==> job 3647: inputs <==
==> flow/design.v <==
module ALU (
    input         clk,         
    input         rst,         
    input         i_vld,       
    input  [31:0] i_a,         
    input  [31:0] i_b,         
    input         opcode,      
    output reg [31:0] o_res,   
    output reg    o_res_vld,   
    output reg    overflow     
);
reg         i_vld_stage1;
reg [31:0]  i_a_stage1, i_b_stage1;
reg         opcode_stage1;
always @(posedge clk or posedge rst) begin
    if (rst) begin
        i_vld_stage1  <= 1'b0;
        i_a_stage1    <= 32'b0;
        i_b_stage1    <= 32'b0;
        opcode_stage1 <= 1'b0;
    end else begin
        i_vld_stage1  <= i_vld;
        i_a_stage1    <= i_a;
        i_b_stage1    <= i_b;
        opcode_stage1 <= opcode;
    end
end
reg         opcode_stage2, opcode_stage3, opcode_stage4;
always @(posedge clk or posedge rst) begin
    if (rst) begin
        opcode_stage2 <= 1'b0;
        opcode_stage3 <= 1'b0;
        opcode_stage4 <= 1'b0;
    end else begin
        opcode_stage2 <= opcode_stage1;
        opcode_stage3 <= opcode_stage2;
        opcode_stage4 <= opcode_stage3;
    end
end
wire [31:0] add_res, mul_res;
wire        add_vld, mul_vld;
wire        add_ovf,  mul_ovf;
adder_32bit adder_inst (
    .clk        (clk),
    .rst        (rst),
    .i_vld      (i_vld_stage1),
    .i_a        (i_a_stage1),
    .i_b        (i_b_stage1),
    .o_res      (add_res),
    .o_res_vld  (add_vld),
    .overflow   (add_ovf)
);
multiplier_32bit multiplier_inst (
    .clk        (clk),
    .rst        (rst),
    .i_vld      (i_vld_stage1),
    .i_a        (i_a_stage1),
    .i_b        (i_b_stage1),
    .o_res      (mul_res),
    .o_res_vld  (mul_vld),
    .overflow   (mul_ovf)
);
always @(posedge clk or posedge rst) begin
    if (rst) begin
        o_res     <= 32'b0;
        o_res_vld <= 1'b0;
        overflow  <= 1'b0;
    end else begin
        case (opcode_stage4)
            1'b0: begin   
                o_res     <= add_res;
                o_res_vld <= add_vld;
                overflow  <= add_ovf;
            end
            1'b1: begin   
                o_res     <= mul_res;
                o_res_vld <= mul_vld;
                overflow  <= mul_ovf;
            end
            default: begin
                o_res     <= 32'b0;
                o_res_vld <= 1'b0;
                overflow  <= 1'b0;
            end
        endcase
    end
end
endmodule
module adder_32bit (
    input         clk,
    input         rst,
    input  [31:0] i_a,
    input  [31:0] i_b,
    input         i_vld,
    output reg [31:0] o_res,
    output reg    o_res_vld,
    output reg    overflow
);
wire        sign_a, sign_b;
wire [7:0]  exp_a, exp_b;
wire [23:0] man_a, man_b;   
assign sign_a = i_a[31];
assign sign_b = i_b[31];
assign exp_a  = i_a[30:23];
assign exp_b  = i_b[30:23];
assign man_a = (exp_a == 8'b0) ? {1'b0, i_a[22:0]} : {1'b1, i_a[22:0]};
assign man_b = (exp_b == 8'b0) ? {1'b0, i_b[22:0]} : {1'b1, i_b[22:0]};
wire is_nan_a  = (exp_a == 8'hFF) && (|i_a[22:0]);
wire is_nan_b  = (exp_b == 8'hFF) && (|i_b[22:0]);
wire is_inf_a  = (exp_a == 8'hFF) && (i_a[22:0] == 23'b0);
wire is_inf_b  = (exp_b == 8'hFF) && (i_b[22:0] == 23'b0);
wire is_zero_a = (i_a[30:0] == 31'b0);
wire is_zero_b = (i_b[30:0] == 31'b0);
reg         i_vld_r;
reg         sign_a_r, sign_b_r;
reg  [7:0]  exp_a_r, exp_b_r;
reg  [23:0] man_a_r, man_b_r;
reg         is_nan_a_r, is_nan_b_r;
reg         is_inf_a_r, is_inf_b_r;
reg         is_zero_a_r, is_zero_b_r;
always @(posedge clk or posedge rst) begin
    if (rst) begin
        i_vld_r     <= 1'b0;
        sign_a_r    <= 1'b0; sign_b_r    <= 1'b0;
        exp_a_r     <= 8'b0; exp_b_r     <= 8'b0;
        man_a_r     <= 24'b0; man_b_r    <= 24'b0;
        is_nan_a_r  <= 1'b0; is_nan_b_r  <= 1'b0;
        is_inf_a_r  <= 1'b0; is_inf_b_r  <= 1'b0;
        is_zero_a_r <= 1'b0; is_zero_b_r <= 1'b0;
    end else begin
        i_vld_r     <= i_vld;
        sign_a_r    <= sign_a;    sign_b_r    <= sign_b;
        exp_a_r     <= exp_a;     exp_b_r     <= exp_b;
        man_a_r     <= man_a;     man_b_r     <= man_b;
        is_nan_a_r  <= is_nan_a;  is_nan_b_r  <= is_nan_b;
        is_inf_a_r  <= is_inf_a;  is_inf_b_r  <= is_inf_b;
        is_zero_a_r <= is_zero_a; is_zero_b_r <= is_zero_b;
    end
end
wire [7:0]  exp_diff;
wire [7:0]  shift_amt;
wire [23:0] man_a_aligned, man_b_aligned;
assign exp_diff = (exp_a_r > exp_b_r) ? (exp_a_r - exp_b_r) : (exp_b_r - exp_a_r);
assign shift_amt = (exp_diff > 8'd23) ? 8'd23 : exp_diff;   
assign man_a_aligned = (exp_a_r > exp_b_r) ? man_a_r : (man_a_r >> shift_amt);
assign man_b_aligned = (exp_a_r > exp_b_r) ? (man_b_r >> shift_amt) : man_b_r;
wire [7:0]  exp_larger = (exp_a_r > exp_b_r) ? exp_a_r : exp_b_r;
wire        op_add_sub;   
wire [24:0] sum_raw;      
wire        sign_sum;
assign op_add_sub = sign_a_r ^ sign_b_r;   
assign sum_raw = (sign_a_r == sign_b_r) ? 
                 {1'b0, man_a_aligned} + {1'b0, man_b_aligned} :   
                 (man_a_aligned >= man_b_aligned) ? 
                 {1'b0, man_a_aligned - man_b_aligned} :           
                 {1'b0, man_b_aligned - man_a_aligned};            
assign sign_sum = (sign_a_r == sign_b_r) ? sign_a_r :            
                  (man_a_aligned >= man_b_aligned) ? sign_a_r :  
                  sign_b_r;                                      
wire        add_nan = is_nan_a_r || is_nan_b_r ||
                      ((is_inf_a_r && is_inf_b_r) && (sign_a_r != sign_b_r));
reg         i_vld_r2;
reg [24:0]  sum_raw_r;
reg         sign_sum_r;
reg [7:0]   exp_larger_r;
reg         is_nan_r, is_inf_r, is_zero_r;
always @(posedge clk or posedge rst) begin
    if (rst) begin
        i_vld_r2    <= 1'b0;
        sum_raw_r   <= 25'b0;
        sign_sum_r  <= 1'b0;
        exp_larger_r <= 8'b0;
        is_nan_r    <= 1'b0;
        is_inf_r    <= 1'b0;
        is_zero_r   <= 1'b0;
    end else begin
        i_vld_r2    <= i_vld_r;
        sum_raw_r   <= sum_raw;
        sign_sum_r  <= sign_sum;
        exp_larger_r <= exp_larger;
        is_nan_r    <= add_nan;
        is_inf_r    <= (is_inf_a_r || is_inf_b_r) && !add_nan;
        is_zero_r   <= is_zero_a_r && is_zero_b_r;
    end
end
reg  [23:0] man_norm;
reg  [7:0]  exp_norm;
reg         overflow_norm;
always @(*) begin
    man_norm    = sum_raw_r[23:0];
    exp_norm    = exp_larger_r;
    overflow_norm = 1'b0;
    if (sum_raw_r[24:0] == 25'b0) begin
        man_norm = 24'b0;
        exp_norm = 8'b0;
    end
    else if (~sum_raw_r[24] && ~sum_raw_r[23]) begin   
        if (sum_raw_r[22]) begin
            man_norm = sum_raw_r[23:0] << 1;
            exp_norm = exp_larger_r - 1;
        end else if (sum_raw_r[21]) begin
            man_norm = sum_raw_r[23:0] << 2;
            exp_norm = exp_larger_r - 2;
        end else if (sum_raw_r[20]) begin
            man_norm = sum_raw_r[23:0] << 3;
            exp_norm = exp_larger_r - 3;
        end else if (sum_raw_r[19]) begin
            man_norm = sum_raw_r[23:0] << 4;
            exp_norm = exp_larger_r - 4;
        end else if (sum_raw_r[18]) begin
            man_norm = sum_raw_r[23:0] << 5;
            exp_norm = exp_larger_r - 5;
        end else if (sum_raw_r[17]) begin
            man_norm = sum_raw_r[23:0] << 6;
            exp_norm = exp_larger_r - 6;
        end else begin
            man_norm = sum_raw_r[23:0] << 7;
            exp_norm = exp_larger_r - 7;
        end
    end
    else if (sum_raw_r[24]) begin
        man_norm = sum_raw_r[24:1];
        exp_norm = exp_larger_r + 1;
        overflow_norm = (exp_norm == 8'hFF);   
    end
    if (exp_norm == 8'hFF) overflow_norm = 1'b1;
end
always @(posedge clk or posedge rst) begin
    if (rst) begin
        o_res     <= 32'b0;
        o_res_vld <= 1'b0;
        overflow  <= 1'b0;
    end else if (i_vld_r2) begin
        if (is_nan_r) begin
            o_res <= 32'h7FC0_0000;   
            overflow <= 1'b1;
        end
        else if (is_inf_r) begin
            o_res <= {sign_sum_r, 8'hFF, 23'b0};   
            overflow <= 1'b1;
        end
        else if (is_zero_r) begin
            o_res <= {sign_sum_r, 31'b0};   
            overflow <= 1'b0;
        end
        else if (overflow_norm) begin
            o_res <= {sign_sum_r, 8'hFF, 23'b0};   
            overflow <= 1'b1;
        end
        else begin
            o_res <= {sign_sum_r, exp_norm, man_norm[22:0]};
            overflow <= 1'b0;
        end
        o_res_vld <= 1'b1;
    end else begin
        o_res_vld <= 1'b0;
        o_res     <= 32'b0;
        overflow  <= 1'b0;
    end
end
endmodule
module multiplier_32bit (
    input         clk,
    input         rst,
    input  [31:0] i_a,
    input  [31:0] i_b,
    input         i_vld,
    output reg [31:0] o_res,
    output reg    o_res_vld,
    output reg    overflow
);
wire        sign_a, sign_b;
wire [7:0]  exp_a, exp_b;
wire [23:0] man_a, man_b;
assign sign_a = i_a[31];
assign sign_b = i_b[31];
assign exp_a  = i_a[30:23];
assign exp_b  = i_b[30:23];
assign man_a  = (exp_a == 8'b0) ? {1'b0, i_a[22:0]} : {1'b1, i_a[22:0]};
assign man_b  = (exp_b == 8'b0) ? {1'b0, i_b[22:0]} : {1'b1, i_b[22:0]};
wire is_nan_a  = (exp_a == 8'hFF) && (|i_a[22:0]);
wire is_nan_b  = (exp_b == 8'hFF) && (|i_b[22:0]);
wire is_inf_a  = (exp_a == 8'hFF) && (i_a[22:0] == 23'b0);
wire is_inf_b  = (exp_b == 8'hFF) && (i_b[22:0] == 23'b0);
wire is_zero_a = (i_a[30:0] == 31'b0);
wire is_zero_b = (i_b[30:0] == 31'b0);
reg         i_vld_r;
reg         sign_a_r, sign_b_r;
reg  [7:0]  exp_a_r, exp_b_r;
reg  [23:0] man_a_r, man_b_r;
reg         is_nan_a_r, is_nan_b_r;
reg         is_inf_a_r, is_inf_b_r;
reg         is_zero_a_r, is_zero_b_r;
always @(posedge clk or posedge rst) begin
    if (rst) begin
        i_vld_r     <= 1'b0;
        sign_a_r    <= 1'b0; sign_b_r    <= 1'b0;
        exp_a_r     <= 8'b0; exp_b_r     <= 8'b0;
        man_a_r     <= 24'b0; man_b_r    <= 24'b0;
        is_nan_a_r  <= 1'b0; is_nan_b_r  <= 1'b0;
        is_inf_a_r  <= 1'b0; is_inf_b_r  <= 1'b0;
        is_zero_a_r <= 1'b0; is_zero_b_r <= 1'b0;
    end else begin
        i_vld_r     <= i_vld;
        sign_a_r    <= sign_a;    sign_b_r    <= sign_b;
        exp_a_r     <= exp_a;     exp_b_r     <= exp_b;
        man_a_r     <= man_a;     man_b_r     <= man_b;
        is_nan_a_r  <= is_nan_a;  is_nan_b_r  <= is_nan_b;
        is_inf_a_r  <= is_inf_a;  is_inf_b_r  <= is_inf_b;
        is_zero_a_r <= is_zero_a; is_zero_b_r <= is_zero_b;
    end
end
wire [47:0] product_raw;   
wire        sign_res;
wire [7:0]  exp_raw;
wire [7:0]  exp_calc;
wire        overflow_calc;
wire [23:0] man_rounded;
wire [22:0] man_final;
assign sign_res = sign_a_r ^ sign_b_r;   
assign product_raw = man_a_r * man_b_r;  
assign exp_raw = exp_a_r + exp_b_r - 8'd127;
wire product_msb = product_raw[47];   
wire [47:0] product_shifted = product_msb ? product_raw >> 1 : product_raw;
assign exp_calc = product_msb ? exp_raw + 1 : exp_raw;
wire guard_bit    = product_shifted[23];
wire sticky_bit   = |product_shifted[22:0];
wire round_up     = guard_bit && (sticky_bit || product_shifted[24]);
assign man_rounded = product_shifted[47:24] + round_up;
wire carry_round = man_rounded[23];   
assign man_final = carry_round ? man_rounded[23:1] : man_rounded[22:0];
wire [7:0] exp_final = carry_round ? exp_calc + 1 : exp_calc;
assign overflow_calc = (exp_final == 8'hFF) || (exp_raw > 8'd254);
wire        mul_nan = is_nan_a_r || is_nan_b_r ||
                      ((is_inf_a_r && is_zero_b_r) || (is_zero_a_r && is_inf_b_r));
reg         i_vld_r2;
reg         sign_res_r;
reg [7:0]   exp_final_r;
reg [22:0]  man_final_r;
reg         overflow_calc_r;
reg         is_nan_r, is_inf_r, is_zero_r;
always @(posedge clk or posedge rst) begin
    if (rst) begin
        i_vld_r2        <= 1'b0;
        sign_res_r      <= 1'b0;
        exp_final_r     <= 8'b0;
        man_final_r     <= 23'b0;
        overflow_calc_r <= 1'b0;
        is_nan_r        <= 1'b0;
        is_inf_r        <= 1'b0;
        is_zero_r       <= 1'b0;
    end else begin
        i_vld_r2        <= i_vld_r;
        sign_res_r      <= sign_res;
        exp_final_r     <= exp_final;
        man_final_r     <= man_final;
        overflow_calc_r <= overflow_calc;
        is_nan_r        <= mul_nan;
        is_inf_r        <= (is_inf_a_r || is_inf_b_r) && !mul_nan;
        is_zero_r       <= is_zero_a_r || is_zero_b_r;
    end
end
always @(posedge clk or posedge rst) begin
    if (rst) begin
        o_res     <= 32'b0;
        o_res_vld <= 1'b0;
        overflow  <= 1'b0;
    end else if (i_vld_r2) begin
        if (is_nan_r) begin
            o_res <= 32'h7FC0_0000;   
            overflow <= 1'b1;
        end
        else if (is_inf_r) begin
            o_res <= {sign_res_r, 8'hFF, 23'b0};   
            overflow <= 1'b1;
        end
        else if (is_zero_r) begin
            o_res <= {sign_res_r, 31'b0};   
            overflow <= 1'b0;
        end
        else if (overflow_calc_r) begin
            o_res <= {sign_res_r, 8'hFF, 23'b0};   
            overflow <= 1'b1;
        end
        else begin
            o_res <= {sign_res_r, exp_final_r, man_final_r};
            overflow <= 1'b0;
        end
        o_res_vld <= 1'b1;
    end else begin
        o_res_vld <= 1'b0;
        o_res     <= 32'b0;
        overflow  <= 1'b0;
    end
end
endmodule
==> flow/run.sh <==
#!/bin/bash
# the make line also repeats each setting of config.mk as NAME=value (left out here)
make -C /OpenROAD-flow-scripts/flow DESIGN_CONFIG=/design/flow/config.mk WORK_HOME=/design/flow/orfs CLKGATE_MAP_FILE= finish
==> flow/config.mk <==
export PLATFORM = sky130hd
export DESIGN_NAME = ALU
export DESIGN_NICKNAME = ALU
export VERILOG_FILES = /design/flow/design.v
export SDC_FILE = /design/flow/constraint.sdc
export NUM_CORES = 4
export LEC_CHECK = 0
export CAP_MARGIN = 20
export CORE_MARGIN = 2
export CORE_UTILIZATION = 71
export GPL_ROUTABILITY_DRIVEN = 1
export HOLD_SLACK_MARGIN = -0.07
export MAX_ROUTING_LAYER = met5
export SETUP_SLACK_MARGIN = -0.18
export SLEW_MARGIN = 20
==> flow/constraint.sdc <==
create_clock -name core_clock -period 8.06 [get_ports {clk}]
set_input_delay 1.6120 -clock core_clock [delete_from_list [all_inputs] [get_ports {clk}]]
set_output_delay 1.6120 -clock core_clock [all_outputs]
set_load 0.01 [all_outputs]
==> job 9982: changes against job 3647 <==
==> flow/config.mk (replaced) <==
export PLATFORM = sky130hd
export DESIGN_NAME = ALU
export DESIGN_NICKNAME = ALU
export VERILOG_FILES = /design/flow/design.v
export SDC_FILE = /design/flow/constraint.sdc
export NUM_CORES = 4
export LEC_CHECK = 0
export CAP_MARGIN = 20
export CELL_PAD_IN_SITES_DETAIL_PLACEMENT = 0
export CORE_ASPECT_RATIO = 0.95
export CORE_MARGIN = 2
export CORE_UTILIZATION = 36
export CTS_CLUSTER_DIAMETER = 215
export GPL_ROUTABILITY_DRIVEN = 1
export MAX_ROUTING_LAYER = met5
export MIN_ROUTING_LAYER = met2
export PLACE_DENSITY_LB_ADDON = 0.06
export SLEW_MARGIN = 5
export TNS_END_PERCENT = 15
==> flow/constraint.sdc (replaced) <==
create_clock -name core_clock -period 11.6 [get_ports {clk}]
set_input_delay 2.3200 -clock core_clock [delete_from_list [all_inputs] [get_ports {clk}]]
set_output_delay 2.3200 -clock core_clock [all_outputs]
set_load 0.01 [all_outputs]
==> job 3631: changes against job 3647 <==
==> flow/config.mk (replaced) <==
export PLATFORM = sky130hd
export DESIGN_NAME = ALU
export DESIGN_NICKNAME = ALU
export VERILOG_FILES = /design/flow/design.v
export SDC_FILE = /design/flow/constraint.sdc
export NUM_CORES = 4
export LEC_CHECK = 0
export ABC_AREA = 1
export CAP_MARGIN = 20
export CORE_MARGIN = 2
export CORE_UTILIZATION = 72
export PLACE_DENSITY = 0.6
export SLEW_MARGIN = 20
==> flow/constraint.sdc (replaced) <==
create_clock -name core_clock -period 9.31 [get_ports {clk}]
set_input_delay 1.8620 -clock core_clock [delete_from_list [all_inputs] [get_ports {clk}]]
set_output_delay 1.8620 -clock core_clock [all_outputs]
set_load 0.01 [all_outputs]
==> job 2664: changes against job 3647 <==
--- a/flow/config.mk
+++ b/flow/config.mk
@@ -8,8 +8,7 @@
 export CAP_MARGIN = 20
 export CORE_MARGIN = 2
-export CORE_UTILIZATION = 71
+export CORE_UTILIZATION = 72
 export GPL_ROUTABILITY_DRIVEN = 1
-export HOLD_SLACK_MARGIN = -0.07
 export MAX_ROUTING_LAYER = met5
-export SETUP_SLACK_MARGIN = -0.18
+export PLACE_DENSITY = 0.78
 export SLEW_MARGIN = 20
==> results <==
Period Utilization, post-route: job 9982 0.8909; job 3631 0.9347; job 3647 1.045; job 2664 -
Level count of the clock H-tree: job 9982 2; job 3631 1; job 3647 1; job 2664 2
Synth Area in Adders: job 9982 0.3388; job 3631 0.3214; job 3647 0.3388; job 2664 0.3388
Reg-to-Reg End: job 9982 adder_inst.sum_raw_r[16]; job 3631 multiplier_inst.man_final_r[18]; job 3647 multiplier_inst.overflow_calc_r; job 2664 -
Fin worst setup slack: job 9982 1.265 ns; job 3631 0.6075 ns; job 3647 -0.3616 ns; job 2664 -
Chip area line of the yosys report: job 9982 39510 um2; job 3631 41650 um2; job 3647 39510 um2; job 2664 39510 um2
Warning total across the stage logs: job 9982 100; job 3631 107; job 3647 104; job 2664 -
Synth unique cells: job 9982 107; job 3631 60; job 3647 107; job 2664 107
Number of rows created at floorplan: job 9982 118; job 3631 88; job 3647 86; job 2664 85
Slowest-stage cell, CP: job 9982 sky130_fd_sc_hd__nor3_4; job 3631 sky130_fd_sc_hd__dfrtp_1; job 3647 sky130_fd_sc_hd__fa_2; job 2664 -
Placer congestion estimate: job 9982 0.9444; job 3631 1.036; job 3647 1.005; job 2664 1.030
Outcome: job 9982 complete, no violations; job 3631 complete, no violations; job 3647 finished with violations; job 2664 aborted with a tool error
Failing step: job 9982 -; job 3631 -; job 3647 -; job 2664 global routing
Reasons for failing layout checks: job 9982 -; job 3631 -; job 3647 negative setup slack; job 2664 -
Number of DRC markers in iteration 0: job 9982 6127; job 3631 4380; job 3647 3885; job 2664 -
Crit Reg-Reg Startpoint: job 9982 multiplier_inst.exp_a_r[0]; job 3631 adder_inst.man_a_r[19]; job 3647 adder_inst.man_b_r[1]; job 2664 -
Cell depth of the worst setup path: job 9982 31; job 3631 36; job 3647 29; job 2664 -
Final std cell area, no fill: job 9982 43160 um2; job 3631 44260 um2; job 3647 47130 um2; job 2664 -
Critical Path End: job 9982 adder_inst.sum_raw_r[16]; job 3631 multiplier_inst.man_final_r[18]; job 3647 multiplier_inst.overflow_calc_r; job 2664 -
Number of pins with negative max-slew slack in the final report: job 9982 0; job 3631 0; job 3647 0; job 2664 -
Count of clock-net buffers in the final layout: job 9982 49; job 3631 43; job 3647 34; job 2664 -
Number of non-filler instances in the completed layout: job 9982 5893; job 3631 6518; job 3647 5634; job 2664 -
Critical path class: job 9982 reg2reg; job 3631 reg2reg; job 3647 reg2reg; job 2664 -
